==> flow/design.v (excerpt) <==
module scr_search(clk,rst,start,R_fixed,angle1,adder,error,X,Y,done
    );
Size in the first run: ~1800 cells after synthesis, roughly 42 flip-flops.
Settings: LEC_CHECK=0, CAP_MARGIN=20, CORE_MARGIN=2, CORE_UTILIZATION=70, CTS_CLUSTER_DIAMETER=331, CTS_CLUSTER_SIZE=85, GPL_TIMING_DRIVEN=0, MAX_ROUTING_LAYER=met4, MIN_ROUTING_LAYER=met1, PLACE_DENSITY_LB_ADDON=0.17, SETUP_SLACK_MARGIN=-0.32, SLEW_MARGIN=20; clock period 6.32 ns.
run.sh (not shown) runs the stock make flow with config.mk's settings and CLKGATE_MAP_FILE=.
The first run never finished: it broke off in global routing.
==> next run, changes <==
- CORE_UTILIZATION: 70 -> 25
- CTS_CLUSTER_DIAMETER: 331 -> unset
- CTS_CLUSTER_SIZE: 85 -> unset
- GPL_TIMING_DRIVEN: 0 -> unset
- MAX_ROUTING_LAYER: met4 -> unset
- MIN_ROUTING_LAYER: met1 -> unset
- PLACE_DENSITY: unset -> 0.45
- PLACE_DENSITY_LB_ADDON: 0.17 -> unset
- SETUP_SLACK_MARGIN: -0.32 -> unset
- clock period: 6.32 -> 11.3 ns (I/O delays scaled with it)
Outcome: With this change the flow finished with timing, DRC and antenna clean. Synthesized area stays the same. Synthesized cell count does not change. Die size went up to 2.7 times its value.
==> next run, changes <==
- ABC_AREA: unset -> 1
- CORE_UTILIZATION: 25 -> 44
- clock period: 11.3 -> 8.24 ns (I/O delays scaled with it)
Clock-buffer cell count is lower by 2; via count is higher by a few percent; worst hold slack degrades by 7.7 ps; total power is lower by a few percent; clock power is higher by well over a third; die area is lower by well over a third; setup slack degrades by 550 ps; sequential power is higher by a quarter to a third; clock skew is about the same; routed wire length is lower by about a fifth; synthesized area is lower by a few percent.
==> next run, changes <==
- ABC_AREA: 1 -> unset
- CORE_UTILIZATION: 44 -> 25
- clock period: 8.24 -> 12.0 ns (I/O delays scaled with it)
After rerunning: The changed run completed without violations; clock skew hardly moves; non-clock buffer count came out higher by 75; final area came out higher by a little under a tenth; hold slack is better by 8.1 ps.
==> next run, changes <==
- clock period: 12.0 -> 15.6 ns (I/O delays scaled with it)
Outcome: The changed run finished clean; setup slack improved by 3400 ps; hold slack got worse by 3.9 ps; total power drops by 26%; flip-flop count stays the same; via count drops by 0.99%; clock skew is about the same; design area drops by 2.4%; synthesized area is unchanged; clock-buffer cell count drops by 1.
==> next run, changes <==
- CORE_UTILIZATION: 25 -> 58
- PLACE_DENSITY: 0.45 -> unset
- clock period: 15.6 -> 8.15 ns (I/O delays scaled with it)
Outcome: Now the flow died in global routing. Synthesized area does not change. Die area fell by 56%. Synthesized cell count does not change.

Setup of fjord:
scr_search again, from the RTL that the note above started with.
make LEC_CHECK=0 CAP_MARGIN=20 CELL_PAD_IN_SITES_DETAIL_PLACEMENT=2 CELL_PAD_IN_SITES_GLOBAL_PLACEMENT=2 CORE_ASPECT_RATIO=0.72 CORE_MARGIN=2 CORE_UTILIZATION=25 GPL_ROUTABILITY_DRIVEN=0 MAX_ROUTING_LAYER=met5 PLACE_DENSITY_LB_ADDON=0.04 SETUP_SLACK_MARGIN=0.17 SLEW_MARGIN=0 finish   # period 6.58 ns
Ran to the end and failed final checks on setup timing: fjord.
Relative to fjord, the following input files were edited for violet:
Settings: a change of CELL_PAD_IN_SITES_DETAIL_PLACEMENT from 2 to 0; a change of CELL_PAD_IN_SITES_GLOBAL_PLACEMENT from 2 to 1; a change of CORE_UTILIZATION from 25 to 40.
Notes after the runs:
- The final reports for violet and fjord show number of buffers added for setup after CTS higher in the former.
- Across both runs, effective utilization at floorplan was higher for violet than for fjord.
- Relative to fjord, number of cells in the design after placement decreased by 317 in violet.
- violet did not run to completion, as it errored out during global routing.
- For portion of the post-synthesis area used by sequential elements, violet and fjord come out practically identical.
- Delta(quantity of gates resized following cts, violet - fjord) < 0
- Floorplan check, violet vs fjord: die outline smaller in violet
- violet against fjord: number of rows in the core area went down by 15, half-perimeter wire length after detailed placement went down by 25 mm.
- X dimension of the die: violet < fjord
- fjord has higher total cell area at the placement stage than violet.
--- input diff violet..onyx ---
Settings: GPL_ROUTABILITY_DRIVEN now 1, was 0; GPL_TIMING_DRIVEN now 0, previously not set; CORE_UTILIZATION now 70, was 40; CTS_CLUSTER_DIAMETER now 43, previously not set; CELL_PAD_IN_SITES_GLOBAL_PLACEMENT now 0, was 1; CTS_CLUSTER_SIZE now 37, previously not set; the clock period (ns, I/O delays scaled along) now 9.86, was 6.58.
Findings:
- onyx: GRT-0116 in global routing -> run aborted
- ~same count of hold buffers inserted by post-cts repair in violet and onyx
- Compared with violet, onyx shows a lower area of the placeable core.
- [compare] base=violet new=onyx: post-placement setup slack increased 0.97 ns, height of the chip went down.

## raven
scr_search again, from the RTL that the note above started with.
==> flow/config.mk <==
export PLATFORM = sky130hd
export DESIGN_NAME = scr_search
export DESIGN_NICKNAME = scr_search
export VERILOG_FILES = /design/flow/design.v
export SDC_FILE = /design/flow/constraint.sdc
export NUM_CORES = 4
export LEC_CHECK = 0
export CAP_MARGIN = 20
export CORE_MARGIN = 2
export CORE_UTILIZATION = 50
export SETUP_SLACK_MARGIN = 3.05
export SLEW_MARGIN = 20
==> flow/constraint.sdc <==
create_clock -name core_clock -period 12.0 [get_ports {clk}]
set_input_delay 2.4000 -clock core_clock [delete_from_list [all_inputs] [get_ports {clk}]]
set_output_delay 2.4000 -clock core_clock [all_outputs]
set_load 0.01 [all_outputs]
As the logs show, raven stopped at global routing (5_1_grt) after a tool error, so it never reached the end of the flow.
### raven -> quartz
Settings: putting PLACE_DENSITY_LB_ADDON at 0.3 where nothing was set; putting CELL_PAD_IN_SITES_GLOBAL_PLACEMENT at 1 where nothing was set; putting CTS_CLUSTER_SIZE at 98 where nothing was set; putting TNS_END_PERCENT at 10 where nothing was set; putting ABC_AREA at 1 where nothing was set; swapping 3.05 for 2.88 in SETUP_SLACK_MARGIN; putting CTS_CLUSTER_DIAMETER at 282 where nothing was set; swapping 50 for 16 in CORE_UTILIZATION.
==> comparison <==
Looking only at number of placed cells counting well taps, and setting everything else aside, the lower value of quartz and raven goes to raven.
quartz vs raven — mean cell area of the mapped netlist dropped by more than 10%
quartz vs. raven: die outline height went up by 110 microns.
Looking at main kind of combinational logic by area, the AND-OR/OR-AND gates result is from raven; the simple AND/OR/NAND/NOR gates one comes from quartz.
Die area | quartz > raven
quartz vs raven, fraction of the mapped netlist area in simple logic gates went up by 26 points.
Compared with raven, quartz shows a lower post-synthesis share of cell area spent on and-or and or-and gates.
quartz completed; timing, DRC and antenna clean
#### Input delta (lagoon over quartz)
Settings: a deleted TNS_END_PERCENT that had been 10; a deleted PLACE_DENSITY_LB_ADDON that had been 0.3; a change of CORE_UTILIZATION from 16 to 72; a deleted SETUP_SLACK_MARGIN that had been 2.88; a deleted CTS_CLUSTER_DIAMETER that had been 282; an added PLACE_DENSITY of 0.37; a deleted CELL_PAD_IN_SITES_GLOBAL_PLACEMENT that had been 1; a change of the clock period (ns, I/O delays scaled along) from 12.0 to 2.63.
### Flow results
What ended lagoon was a tool error in detailed placement (3_5_place_dp); the run never finished. Delta (lagoon minus quartz): final weighted congestion in routability-driven placement saw an increase, synthesized net count closely matched the old numbers, starting density of the core now sits higher, count of library flops with an enable pin essentially unchanged. lagoon: core area lower than quartz. Synthesized area: lagoon vs quartz — no meaningful difference. Between quartz and lagoon, the flow reports width of the die decreasing by more than half. Between lagoon and quartz, count of standard-cell rows is lower for lagoon, quartz comes in above that. Diff quartz -> lagoon | vertical die dimension | decrease of 52%. Compared with quartz, lagoon shows full die area that has gone down by more than half.
--- input diff lagoon..amber ---
Settings: CORE_UTILIZATION now 44, was 72; ABC_AREA no longer set, was 1; CTS_CLUSTER_SIZE no longer set, was 98; PLACE_DENSITY now 0.45, was 0.37; the clock period (ns, I/O delays scaled along) now 6.41, was 2.63.
Results
None of the runs amber and lagoon ends with a clean layout. lagoon | ERROR | detailed placement (3_5_place_dp). The main logic family after synthesis comes out simple AND/OR/NAND/NOR gates in one run and AND-OR/OR-AND gates in the other, namely in lagoon and amber respectively. | floorplan-stage core utilization | amber vs lagoon | 28 points lower |. For height of the chip, dividing the value from amber by the value from lagoon gives 1.3. amber: synthesized instance count lower than lagoon.
Power is estimated from default activity; no workload was simulated.
